==> flow/design.v (excerpt) <==
module bfp_comp (
    input logic clk,
    input logic rst,
    input logic  [63:0] s_axis_tdata,
    input logic  [ 7:0] s_axis_tkeep,
    input logic s_axis_tvalid,
    input logic s_axis_tlast,
    input logic  [31:0] s_axis_tuser,
    output logic [63:0] m_axis_tdata,
    output logic [ 7:0] m_axis_tkeep,
    output logic m_axis_tvalid,
    output logic m_axis_tlast,
    output logic [31:0] m_axis_tuser,
    input logic  [ 3:0] ctrl_ud_comp_meth,
    input logic  [ 3:0] ctrl_ud_iq_width
);
clock: 3.38 ns
lec_check: 0
abc_area: 1
cap_margin: 10
core_margin: 2
core_utilization: 72
cts_cluster_diameter: 365
setup_slack_margin: -0.33
slew_margin: 20
run.sh (not shown) runs the stock make flow with config.mk's settings and CLKGATE_MAP_FILE=.
The starting point ran to the end with violations: negative setup slack.
Rerun with:
- ABC_AREA: 1 -> default
- CAP_MARGIN: 10 -> 20
- CTS_CLUSTER_DIAMETER: 365 -> 397
- CTS_CLUSTER_SIZE: default -> 10
- SETUP_SLACK_MARGIN: -0.33 -> default
- TNS_END_PERCENT: default -> 5
- clock period: 3.38 -> 1.94 ns (I/O delays scaled with it)
After rerunning: With this change the flow never finished: it broke off in 5_1_grt. Synthesized cell count came out lower by 20%. Die size came out higher by 0.51%. Synthesized area came out higher by 0.52%.
Rerun with:
- CORE_UTILIZATION: 72 -> 40
- CTS_CLUSTER_DIAMETER: 397 -> default
- CTS_CLUSTER_SIZE: 10 -> default
- TNS_END_PERCENT: 5 -> default
- clock period: 1.94 -> 5.07 ns (I/O delays scaled with it)
=> The new run went through all stages and came out clean; die area grows by 79%; area after synthesis does not change; synthesized cell count does not change.
Rerun with:
- CORE_UTILIZATION: 40 -> 23
- clock period: 5.07 -> 9.59 ns (I/O delays scaled with it)
After rerunning: Synthesized cell count stays the same. Wire length increases slightly. Via count hardly moves. Clock skew climbs by 0.014 ns. Clock-buffer cell count falls by 2. Total power is lower by well over a third. Setup slack improves by 3.7 ns. Synthesized area is unchanged.
Rerun with:
- CORE_UTILIZATION: 23 -> 72
- CTS_CLUSTER_DIAMETER: default -> 117
- CTS_CLUSTER_SIZE: default -> 99
- clock period: 9.59 -> 1.94 ns (I/O delays scaled with it)
This time the run aborted during 5_1_grt with GRT-0116.
Die area drops by well over a third.
Synthesized area does not change.
Synthesized cell count does not change.


Starting RTL as in the previous note.
clock: 8.64 ns
lec_check: 0
abc_area: 0
cap_margin: 20
core_margin: 5
core_utilization: 70
cts_cluster_diameter: 347
cts_cluster_size: 24
max_routing_layer: met5
place_density: 0.6
slew_margin: 20
tns_end_percent: 5
Rerun with:
ABC_AREA = 1   (was 0)
CORE_UTILIZATION = 32   (was 70)
CTS_CLUSTER_DIAMETER = unset   (was 347)
CTS_CLUSTER_SIZE = unset   (was 24)
TNS_END_PERCENT = unset   (was 5)
clock period = 7.74 ns   (was 8.64 ns; I/O delays follow)
=>
- routed wire length is about the same
- design area grows by 7.4%
- area after synthesis shrinks by about 0.5%
- cell count grows by 49%
- fmax grows by 1.0%
- via count grows by about 7%
- register-to-register slack got worse by 0.84 ns
- utilization shrinks by 38 points
- clock skew grows by 0.0090 ns
- critical path depth grows by 1
- non-clock buffer count shrinks by 18
Rerun with:
ABC_AREA = unset   (was 1)
CORE_MARGIN = 2   (was 5)
CORE_UTILIZATION = 40   (was 32)
MAX_ROUTING_LAYER = unset   (was met5)
PLACE_DENSITY = unset   (was 0.6)
clock period = 8.138 ns   (was 7.74 ns; I/O delays follow)
The changed run went through all stages and came out clean.
Cell area shrinks by 0.95%.
Worst setup slack degrades by 0.0077 ns.
Fmax went down by 6.8%.
Clock power came out lower by about 7%.
Non-clock buffer count went up by 32.


Setup of JK:
Starting RTL as in the previous note.
Settings: LEC_CHECK=0, CAP_MARGIN=35, CELL_PAD_IN_SITES_DETAIL_PLACEMENT=2, CORE_MARGIN=2, CORE_UTILIZATION=20, GPL_ROUTABILITY_DRIVEN=1, MAX_ROUTING_LAYER=met4, PLACE_DENSITY_LB_ADDON=0.3, SETUP_SLACK_MARGIN=-0.09, SLEW_MARGIN=20, TNS_END_PERCENT=30; clock period 4.79 ns.
JK reached the end of the flow, and the finished layout is clean on the timing, design-rule and antenna checks.
The following lists how MS was set up differently from JK:
Settings: SETUP_SLACK_MARGIN changed from -0.09 to 1.63; CELL_PAD_IN_SITES_DETAIL_PLACEMENT removed (was 2); CAP_MARGIN changed from 35 to 20; PLACE_DENSITY_LB_ADDON removed (was 0.3); MAX_ROUTING_LAYER removed (was met4); CORE_UTILIZATION changed from 20 to 60; TNS_END_PERCENT removed (was 30); GPL_ROUTABILITY_DRIVEN removed (was 1); the clock period (ns, I/O delays scaled along) changed from 4.79 to 5.86.
## What came out
- Final routed wirelength across all metal layers improves in MS relative to JK.
- On proportion of final cell area spent on non-clock buffers, the higher figure sits with JK, not MS.
- Reported for JK and MS, setup total negative slack turned out identical to the last digit.
- MS — slew at the pin closest to its max-slew limit 53 ps lower, JK as reference
- Re synthesized chip area reported by yosys: no difference whatsoever between MS and JK.
- Going from JK to MS, clock power now smaller, minimum setup slack in the final design now larger.
Here is what was changed in the inputs of AL compared with MS.
Settings: a deleted SETUP_SLACK_MARGIN that had been 1.63; an added TNS_END_PERCENT of 5; a change of CORE_UTILIZATION from 60 to 72; an added CTS_CLUSTER_DIAMETER of 117; a change of the clock period (ns, I/O delays scaled along) from 5.86 to 1.94.
AL: it failed during global routing, and the tool reported GRT-0116. | core region area | AL vs MS | better |. AL: HPWL after detailed placement is 32% higher than what MS reported. The number of standard-cell rows in the floorplan in AL sits about 9% below the value recorded for MS. Diff AL..MS | distinct cell type count after synthesis | unchanged. [compare] base=MS new=AL: number of buffers created by CTS decreased by about 5.4% relative to the old numbers, floorplan die area now smaller.
Relative to AL, the following input files were edited for TR:
Settings: CORE_UTILIZATION changed from 72 to 40; CTS_CLUSTER_DIAMETER removed (was 117); TNS_END_PERCENT removed (was 5); the clock period (ns, I/O delays scaled along) changed from 1.94 to 6.06.
[summary]
Summary of TR over AL: cell row count now sits higher; area of the die rose about 80%.
TR finished every step from synthesis to the final layout, and the layout passed the timing, design-rule and antenna checks.
When TR is measured against AL, its total CTS buffers turns out about 9% higher.
Comparing AL and TR, pre-CTS setup slack is lower on AL.
[inputs] PW vs TR
Settings: putting GPL_TIMING_DRIVEN at 0 where nothing was set; putting SETUP_SLACK_MARGIN at 0.68 where nothing was set; putting CORE_ASPECT_RATIO at 1.19 where nothing was set; swapping 20 for 35 in SLEW_MARGIN; swapping 6.06 for 3.64 in the clock period (ns, I/O delays scaled along).
[summary]
Via count, PW and TR: higher on PW. Against TR as the reference, PW delivers a higher power per cell area. PW vs TR: total power up by more than half. Delta (PW minus TR): initial cell density of the core did not really move, post-layout utilization of the core went up, global-route track usage on met3 went up, post-detailed-placement cell area went up, largest net degree at the start of global routing went down. PW finished every stage; the final checks, however, were not passed, the failures being negative setup slack. Looking at initial DRC count, PW sits 1229 above TR.


build 7:
Starting RTL as in the previous note.
clock: 7.74 ns
lec_check: 0
abc_area: 1
cap_margin: 20
core_margin: 5
core_utilization: 58
max_routing_layer: met5
place_density: 0.6
slew_margin: 20
tns_end_percent: 5
Build 7 went all the way through synthesis, placement and routing and the layout is clean on timing, DRC and antenna.
Changes in build 58 relative to build 7:
- a deleted ABC_AREA that had been 1
- a deleted TNS_END_PERCENT that had been 5
- a deleted PLACE_DENSITY that had been 0.6
- a deleted MAX_ROUTING_LAYER that had been met5
- a change of CORE_MARGIN from 5 to 2
- a change of CORE_UTILIZATION from 58 to 62
- a change of the clock period (ns, I/O delays scaled along) from 7.74 to 6.06
==> results <==
Build 58: total power consumption of the routed design higher than build 7
For footprint of the flip-flops and latches, build 58 and build 7 come out practically identical.
Build 58: no failed stages, no open violations at the end
Per the comparison of build 58 with build 7, final layout net count lost 1667, yosys cell count lost 1679.
Inputs modified between build 58 and build 56:
- CORE_UTILIZATION now 70, was 62
- the clock period (ns, I/O delays scaled along) now 4.13, was 6.06
### Flow results
- In build 56 the implementation ran to completion but is not tape-out ready, as the final checks report negative setup slack.
- Build 56 — met3 global-route usage 1.4 points higher, build 58 as reference
- Final cell count delta (build 56 -> build 58): insignificant
- Tally of clock buffers in the finished layout, build 56 vs build 58: down slightly
- In the tables for build 56 and build 58, utilization reads higher with build 56.
- All-layer global routing usage | build 56 above build 58
- Side by side, routed length per instance turned out higher in build 56 than in build 58.
- Hold slack improves in build 56 relative to build 58.
For build 4, these inputs were changed with respect to build 56:
- CORE_MARGIN: 2 -> 5
- ABC_AREA: unset -> 0
- PLACE_DENSITY: unset -> 0.6
- MAX_ROUTING_LAYER: unset -> met5
- the clock period (ns, I/O delays scaled along): 4.13 -> 4.42
--- outcome ---
Although build 4 finished all stages, its layout failed final checks on negative setup slack.
Build 4: total routed wire length on the met1 layer 2.3% below build 56
Looking at via count of the first global-routing pass across build 56 and build 4, the one that comes out lower is build 4.
Sequential fraction of total cell area up 0.53 points in build 4 wrt build 56
Per the comparison of build 4 with build 56, non-clock buffer count fell by 104, leakage power summed over all cells has decreased.
[inputs] build 72 vs build 4
- CORE_UTILIZATION: 70 -> 65
- CTS_CLUSTER_DIAMETER: unset -> 41
- ABC_AREA: 0 -> 1
- the clock period (ns, I/O delays scaled along): 4.42 -> 8.28
### Flow results
Of build 72 and build 4, only build 72 finishes the flow clean.
Comparing critical path depth for build 72 and build 4, the bigger number came from build 4.
Build 72 reports its top layer used by detailed routing as met5 while build 4 reports met4.
Comparing weighted congestion reported at the end of routability-driven placement for build 72 and build 4, the bigger number came from build 4.
Sequential-cell power consumption on build 72 is down relative to build 4.
Compared build 72 vs build 4, and global router's overall resource usage is down in build 72.
Between build 4 and build 72, routed length per placed instance decreased.
On core box area, build 4 beats build 72.
### build 72 -> build 34
- PLACE_DENSITY: 0.6 -> unset
- CTS_CLUSTER_DIAMETER: 41 -> unset
- ABC_AREA: 1 -> unset
- CORE_UTILIZATION: 65 -> 66
- CORE_MARGIN: 5 -> 2
- MAX_ROUTING_LAYER: met5 -> unset
- the clock period (ns, I/O delays scaled along): 8.28 -> 4.05
### Flow results
Delta (build 34 minus build 72): power spent charging and discharging nets +about 55%, insertion delay at the late pin of the worst-skew pair ~0 delta. Compare build 34 and build 72 | synthesized instance count higher: build 72. STATUS run=build 34 STAGES=ALL_DONE FINAL_CHECKS=FAILED CAUSE=negative setup slack. Against build 72, maximum operating frequency in build 34 came out better.
No activity file was given, so power comes from the tool's default toggle rates.
